Setup of P:
==> flow/design.v <==
`timescale 1ns/1ps
module s_axil_register # (
    parameter   S_AXI_ADDR_WIDTH = 6,
                S_AXI_DATA_WIDTH = 32
)
(   
    input                                   ACLK    ,
    input                                   ARESET  ,
    input   [S_AXI_ADDR_WIDTH-1 : 0]        AWADDR  ,
    input                                   AWVALID ,
    output                                  AWREADY ,
    input   [S_AXI_DATA_WIDTH-1 : 0]        WDATA   ,
    input                                   WVALID  ,
    output                                  WREADY  ,
    input   [S_AXI_DATA_WIDTH/8-1 : 0]      WSTRB   ,
    output  [1 : 0]                         BRESP   ,
    output                                  BVALID  ,
    input                                   BREADY  ,
    input   [S_AXI_ADDR_WIDTH-1 : 0]        ARADDR  ,
    input                                   ARVALID ,
    output                                  ARREADY ,
    output  [S_AXI_DATA_WIDTH-1 : 0]        RDATA   ,
    output  [1 : 0]                         RRESP   ,
    output                                  RVALID  ,
    input                                   RREADY
);  
    localparam  ADDR_REG_0 = 'h00, ADDR_REG_8 = 'h20,
                ADDR_REG_1 = 'h04, ADDR_REG_9 = 'h24,
                ADDR_REG_2 = 'h08, ADDR_REG_A = 'h28,
                ADDR_REG_3 = 'h0C, ADDR_REG_B = 'h2C,
                ADDR_REG_4 = 'h10, ADDR_REG_C = 'h30,
                ADDR_REG_5 = 'h14, ADDR_REG_D = 'h34,
                ADDR_REG_6 = 'h18, ADDR_REG_E = 'h38,
                ADDR_REG_7 = 'h1C, ADDR_REG_F = 'h3C;
    reg     [S_AXI_DATA_WIDTH-1 : 0]    registers [0 : 15];
    localparam  ST_AW_IDLE = 2'd0,       
                ST_AW_PREP = 2'd1,       
                ST_AW_WAIT = 2'd2,       
                ST_AW_DONE = 2'd3;       
    reg     [1 : 0]                     aw_state, aw_next;   
    reg     [S_AXI_ADDR_WIDTH-1 : 0]    aw_reg;              
    wire                                aw_hs;               
    reg                                 aw_hs_flag;          
    wire                                aw_w_hs_flag;        
    always @ (posedge ACLK) begin
        if (ARESET)     aw_state <= ST_AW_IDLE;
        else            aw_state <= aw_next;
    end
    always @ (*) begin
        aw_next = aw_state;
        case (aw_state)
            ST_AW_IDLE : if (AWVALID)       aw_next = ST_AW_PREP; 
                         else               aw_next = ST_AW_IDLE;
            ST_AW_PREP :                    aw_next = ST_AW_WAIT;
            ST_AW_WAIT : if (aw_w_hs_flag)  aw_next = ST_AW_DONE;
                         else               aw_next = ST_AW_WAIT;
            ST_AW_DONE :                    aw_next = ST_AW_IDLE;
            default    :                    aw_next = ST_AW_IDLE;
        endcase
    end
    assign aw_hs   = (AWVALID & AWREADY);        
    assign AWREADY = (aw_state == ST_AW_IDLE);   
    always @ (posedge ACLK) begin
        if      (ARESET)        aw_reg <= 'h0;
        else if (aw_hs)         aw_reg <= AWADDR;
    end
    always @ (posedge ACLK) begin
        if      (ARESET)                    aw_hs_flag <= 1'b0;
        else if (aw_hs)                     aw_hs_flag <= 1'b1;
        else if (aw_state == ST_AW_DONE)    aw_hs_flag <= 1'b0;
    end
    localparam  ST_W_IDLE = 3'd0,    
                ST_W_PREP = 3'd1,    
                ST_W_WAIT = 3'd2,    
                ST_W_RESP = 3'd3,    
                ST_W_DONE = 3'd4;    
    reg     [2 : 0]                     w_state, w_next;     
    reg     [S_AXI_DATA_WIDTH-1 : 0]    w_reg;               
    wire    [S_AXI_DATA_WIDTH-1 : 0]    w_mask;              
    reg     [S_AXI_DATA_WIDTH-1 : 0]    w_mask_reg;          
    wire                                w_hs;                
    reg                                 w_hs_flag;           
    always @ (posedge ACLK) begin
        if (ARESET)     w_state <= ST_W_IDLE;
        else            w_state <= w_next;
    end
    always @ (*) begin
        w_next = w_state;
        case (w_state)
            ST_W_IDLE : if (WVALID)         w_next = ST_W_PREP;
                        else                w_next = ST_W_IDLE;
            ST_W_PREP :                     w_next = ST_W_WAIT;
            ST_W_WAIT : if (aw_w_hs_flag)   w_next = ST_W_RESP;
                        else                w_next = ST_W_WAIT;
            ST_W_RESP : if (BREADY)         w_next = ST_W_DONE;
                        else                w_next = ST_W_RESP;
            ST_W_DONE :                     w_next = ST_W_IDLE;
            default   :                     w_next = ST_W_IDLE;
        endcase
    end
    assign w_hs   = (WVALID & WREADY);               
    assign WREADY = (w_state == ST_W_IDLE);          
    assign BVALID = (w_state == ST_W_RESP);          
    assign BRESP  = 2'b00;                           
    assign aw_w_hs_flag = aw_hs_flag & w_hs_flag;    
    assign w_mask  = { {8{WSTRB[3]}}, {8{WSTRB[2]}}, {8{WSTRB[1]}}, {8{WSTRB[0]}} };     
    always @ (posedge ACLK) begin
        if      (ARESET)                w_reg <= 'h0;
        else if (w_hs)                  w_reg <= (WDATA & w_mask);
    end
    always @ (posedge ACLK) begin
        if      (ARESET)                w_mask_reg <= 'h0;
        else if (w_hs)                  w_mask_reg <= w_mask;
    end
    always @ (posedge ACLK) begin
        if      (ARESET)                w_hs_flag <= 1'b0;
        else if (w_hs)                  w_hs_flag <= 1'b1;
        else if (w_state == ST_W_RESP)  w_hs_flag <= 1'b0;
    end
    integer i;
    always @ (posedge ACLK) begin
        if (ARESET) begin
            for (i = 0; i < 16; i = i + 1) registers[i] <= 'h0;
        end
        else if (aw_w_hs_flag) begin
            case (aw_reg)
                ADDR_REG_0 : registers[0]  <= w_reg | (registers[0]  & ~w_mask_reg);
                ADDR_REG_1 : registers[1]  <= w_reg | (registers[1]  & ~w_mask_reg);
                ADDR_REG_2 : registers[2]  <= w_reg | (registers[2]  & ~w_mask_reg);
                ADDR_REG_3 : registers[3]  <= w_reg | (registers[3]  & ~w_mask_reg);
                ADDR_REG_4 : registers[4]  <= w_reg | (registers[4]  & ~w_mask_reg);
                ADDR_REG_5 : registers[5]  <= w_reg | (registers[5]  & ~w_mask_reg);
                ADDR_REG_6 : registers[6]  <= w_reg | (registers[6]  & ~w_mask_reg);
                ADDR_REG_7 : registers[7]  <= w_reg | (registers[7]  & ~w_mask_reg);
                ADDR_REG_8 : registers[8]  <= w_reg | (registers[8]  & ~w_mask_reg);
                ADDR_REG_9 : registers[9]  <= w_reg | (registers[9]  & ~w_mask_reg);
                ADDR_REG_A : registers[10] <= w_reg | (registers[10] & ~w_mask_reg);
                ADDR_REG_B : registers[11] <= w_reg | (registers[11] & ~w_mask_reg);
                ADDR_REG_C : registers[12] <= w_reg | (registers[12] & ~w_mask_reg);
                ADDR_REG_D : registers[13] <= w_reg | (registers[13] & ~w_mask_reg);
                ADDR_REG_E : registers[14] <= w_reg | (registers[14] & ~w_mask_reg);
                ADDR_REG_F : registers[15] <= w_reg | (registers[15] & ~w_mask_reg);
            endcase
        end
    end
    localparam  ST_R_IDLE = 2'd0,    
                ST_R_PREP = 2'd1,    
                ST_R_DATA = 2'd2,    
                ST_R_DONE = 2'd3;    
    reg     [1 : 0]                     r_state, r_next;     
    reg     [S_AXI_ADDR_WIDTH-1 : 0]    ar_reg;              
    wire                                ar_hs;               
    reg     [S_AXI_DATA_WIDTH-1 : 0]    r_reg;               
    always @ (posedge ACLK) begin
        if (ARESET)     r_state <= ST_R_IDLE;
        else            r_state <= r_next;
    end
    always @ (*) begin
        r_next = r_state;
        case (r_state)
            ST_R_IDLE : if (ARVALID)    r_next = ST_R_PREP;
                        else            r_next = ST_R_IDLE;
            ST_R_PREP :                 r_next = ST_R_DATA;
            ST_R_DATA : if (RREADY)     r_next = ST_R_DONE;
                        else            r_next = ST_R_DATA;
            ST_R_DONE :                 r_next = ST_R_IDLE;
            default   :                 r_next = ST_R_IDLE;
        endcase
    end
    assign ar_hs   = (ARREADY & ARVALID);        
    assign ARREADY = (r_state == ST_R_IDLE);     
    assign RVALID  = (r_state == ST_R_DATA);     
    assign RRESP   = 2'b00;                      
    assign RDATA   = r_reg;                      
    always @ (posedge ACLK) begin
        if      (ARESET)    ar_reg <= 'h0;
        else if (ar_hs)     ar_reg <= ARADDR;
    end
    always @ (posedge ACLK) begin
        if (ARESET) 
            r_reg <= 'h0;
        else begin
            case (ar_reg)
                ADDR_REG_0 : r_reg <= registers[0];
                ADDR_REG_1 : r_reg <= registers[1];
                ADDR_REG_2 : r_reg <= registers[2];
                ADDR_REG_3 : r_reg <= registers[3];
                ADDR_REG_4 : r_reg <= registers[4];
                ADDR_REG_5 : r_reg <= registers[5];
                ADDR_REG_6 : r_reg <= registers[6];
                ADDR_REG_7 : r_reg <= registers[7];
                ADDR_REG_8 : r_reg <= registers[8];
                ADDR_REG_9 : r_reg <= registers[9];
                ADDR_REG_A : r_reg <= registers[10];
                ADDR_REG_B : r_reg <= registers[11];
                ADDR_REG_C : r_reg <= registers[12];
                ADDR_REG_D : r_reg <= registers[13];
                ADDR_REG_E : r_reg <= registers[14];
                ADDR_REG_F : r_reg <= registers[15];
            endcase
        end
    end
endmodule
export LEC_CHECK = 0
export CAP_MARGIN = 20
export CORE_MARGIN = 2
export CORE_UTILIZATION = 72
export MAX_ROUTING_LAYER = met4
export PLACE_DENSITY_LB_ADDON = 0.01
export SETUP_SLACK_MARGIN = 0.8
export SLEW_MARGIN = 20
create_clock -name core_clock -period 2.69 [get_ports {ACLK}]
run.sh (not shown) runs the stock make flow with config.mk's settings and CLKGATE_MAP_FILE=.
P never completed; the flow aborted with a tool error in global routing (5_1_grt).
What Q does differently from P at the input level:
Settings: a change of CORE_UTILIZATION from 72 to 40; a deleted PLACE_DENSITY_LB_ADDON that had been 0.01; an added PLACE_DENSITY of 0.6; a deleted MAX_ROUTING_LAYER that had been met4; a deleted SETUP_SLACK_MARGIN that had been 0.8; a change of the clock period (ns, I/O delays scaled along) from 2.69 to 2.96.
## What came out
The final layout from Q, which completed every stage, passed the timing, design-rule and antenna checks at the end of the flow.
Q vs P — count of placed standard cells including taps rose 11%.
In Q relative to P, weighted congestion reported at the end of routability-driven placement had gone down by a little under 10%.
Looking at worst slack at placement across P and Q, the one that comes out higher is Q.
CTS buffer count came out higher on Q than on P.
What P reported for die span in y has to be multiplied by 1.3 to get the figure for Q.
What Q reported for detailed placement HPWL has to be multiplied by 0.884 to get the figure for P.
Inputs modified between Q and R:
Settings: putting MAX_ROUTING_LAYER at met4 where nothing was set; putting CELL_PAD_IN_SITES_GLOBAL_PLACEMENT at 0 where nothing was set; putting CTS_CLUSTER_SIZE at 32 where nothing was set; putting SETUP_SLACK_MARGIN at 0.56 where nothing was set; putting ABC_AREA at 0 where nothing was set; putting PLACE_DENSITY_LB_ADDON at 0.03 where nothing was set; putting TNS_END_PERCENT at 35 where nothing was set; putting CTS_CLUSTER_DIAMETER at 360 where nothing was set; swapping 40 for 72 in CORE_UTILIZATION; clearing PLACE_DENSITY, which used to be 0.6; swapping 2.96 for 1.96 in the clock period (ns, I/O delays scaled along).
==> results <==
R has H-tree depth below what Q had. Flow for R halted at global routing (5_1_grt), error code GRT-0232. Compared with Q, instance area after placement in R increased by a few percent. Changes observed in R relative to Q: proportion of synthesized chip area in sequential cells held; synthesized instance count held. Diff Q -> R: vertical extent of the die went down; worst slack at placement decreased 0.62 ns; synthesized chip area reported by yosys closely matched the old numbers.


Setup of exp/cedar:
Starts from the design.v that is shown in full above.
clock: 2.15 ns
lec_check: 0
cap_margin: 20
core_margin: 2
core_utilization: 72
cts_cluster_size: 14
slew_margin: 20
Final checks on exp/cedar, whose flow otherwise completed, came back failing, citing setup timing.
Inputs modified between exp/cedar and exp/lagoon:
Settings: TNS_END_PERCENT newly set to 5; CTS_CLUSTER_SIZE changed from 14 to 100; ABC_AREA newly set to 1; CTS_CLUSTER_DIAMETER newly set to 364; PLACE_DENSITY newly set to 0.41; the clock period (ns, I/O delays scaled along) changed from 2.15 to 1.64.
==> results <==
- The flow ended early for exp/lagoon: it failed with a tool error in global routing (5_1_grt).
- Re global placement routability congestion: exp/lagoon is about 0.8% down on exp/cedar.
- Compared with exp/cedar, exp/lagoon shows post-cts repair resize count higher by 360.
- Comparing exp/lagoon and exp/cedar, the higher synthesis area per yosys was measured on exp/lagoon.
- [compare] base=exp/cedar new=exp/lagoon: total CTS buffers shrank by 47; row count rose about 3%.
- exp/cedar → exp/lagoon: synthesized cell count up about 40%; area of the mapped netlist up about 9%; post-synthesis mux area share down 4.8 points; total core area up 2500 sq um.


Starts from the design.v that is shown in full above.
export LEC_CHECK = 0
export CAP_MARGIN = 20
export CORE_ASPECT_RATIO = 1.52
export CORE_MARGIN = 2
export CORE_UTILIZATION = 40
export CTS_CLUSTER_DIAMETER = 170
export GPL_TIMING_DRIVEN = 0
export PLACE_DENSITY_LB_ADDON = 0.02
export SLEW_MARGIN = 20
create_clock -name core_clock -period 2.3 [get_ports {ACLK}]
The first run reached the layout checks and failed them: setup timing.
==> next run, changes <==
- CORE_UTILIZATION: 40 -> 50
- GPL_ROUTABILITY_DRIVEN: default -> 0
- HOLD_SLACK_MARGIN: default -> 0.18
- SLEW_MARGIN: 20 -> 30
- clock period: 2.3 -> 2.34 ns (I/O delays scaled with it)
Result:
- The new run finished but failed the layout checks on setup timing
- design area decreases by a few percent
- count of clock-buffer cells in the layout decreases by 3
- global-route usage increases by 6.6 points
- worst setup slack loses 72 ps
- power decreases by a few percent
- wire length decreases by a little under a tenth
- synthesized cell count stays the same
- flip-flop count is unchanged
- sequential power is about the same


// s_axil_register: RTL as listed in full above, without the edits since
==> flow/config.mk <==
export PLATFORM = sky130hd
export DESIGN_NAME = s_axil_register
export DESIGN_NICKNAME = s_axil_register
export VERILOG_FILES = /design/flow/design.v
export SDC_FILE = /design/flow/constraint.sdc
export NUM_CORES = 4
export LEC_CHECK = 0
export CAP_MARGIN = 20
export CORE_MARGIN = 2
export CORE_UTILIZATION = 40
export PLACE_DENSITY = 0.6
export SLEW_MARGIN = 20
==> flow/constraint.sdc <==
create_clock -name core_clock -period 3.5 [get_ports {ACLK}]
set_input_delay 0.7000 -clock core_clock [delete_from_list [all_inputs] [get_ports {ACLK}]]
set_output_delay 0.7000 -clock core_clock [all_outputs]
set_load 0.01 [all_outputs]
The starting point finished clean.
Change:
CORE_UTILIZATION = 66   (was 40)
clock period = 2.1 ns   (was 3.5 ns; I/O delays follow)
The changed run reached the layout checks and failed them: setup timing.
Worst hold slack got worse by 290 ps.
Non-clock buffer count grows by 126.
Count of clock-buffer cells in the layout decreases by 11.
Power rises by 67%.
Combinational power increases by 110%.
Utilization climbs by 34 points.
Wire length is about the same.
Die area drops by 39%.
Clock power rose by 63%.
Design area climbs by 4.8%.
Sequential share of layout area came out lower by 1.9 points.
Power and IR drop assume default switching activity.
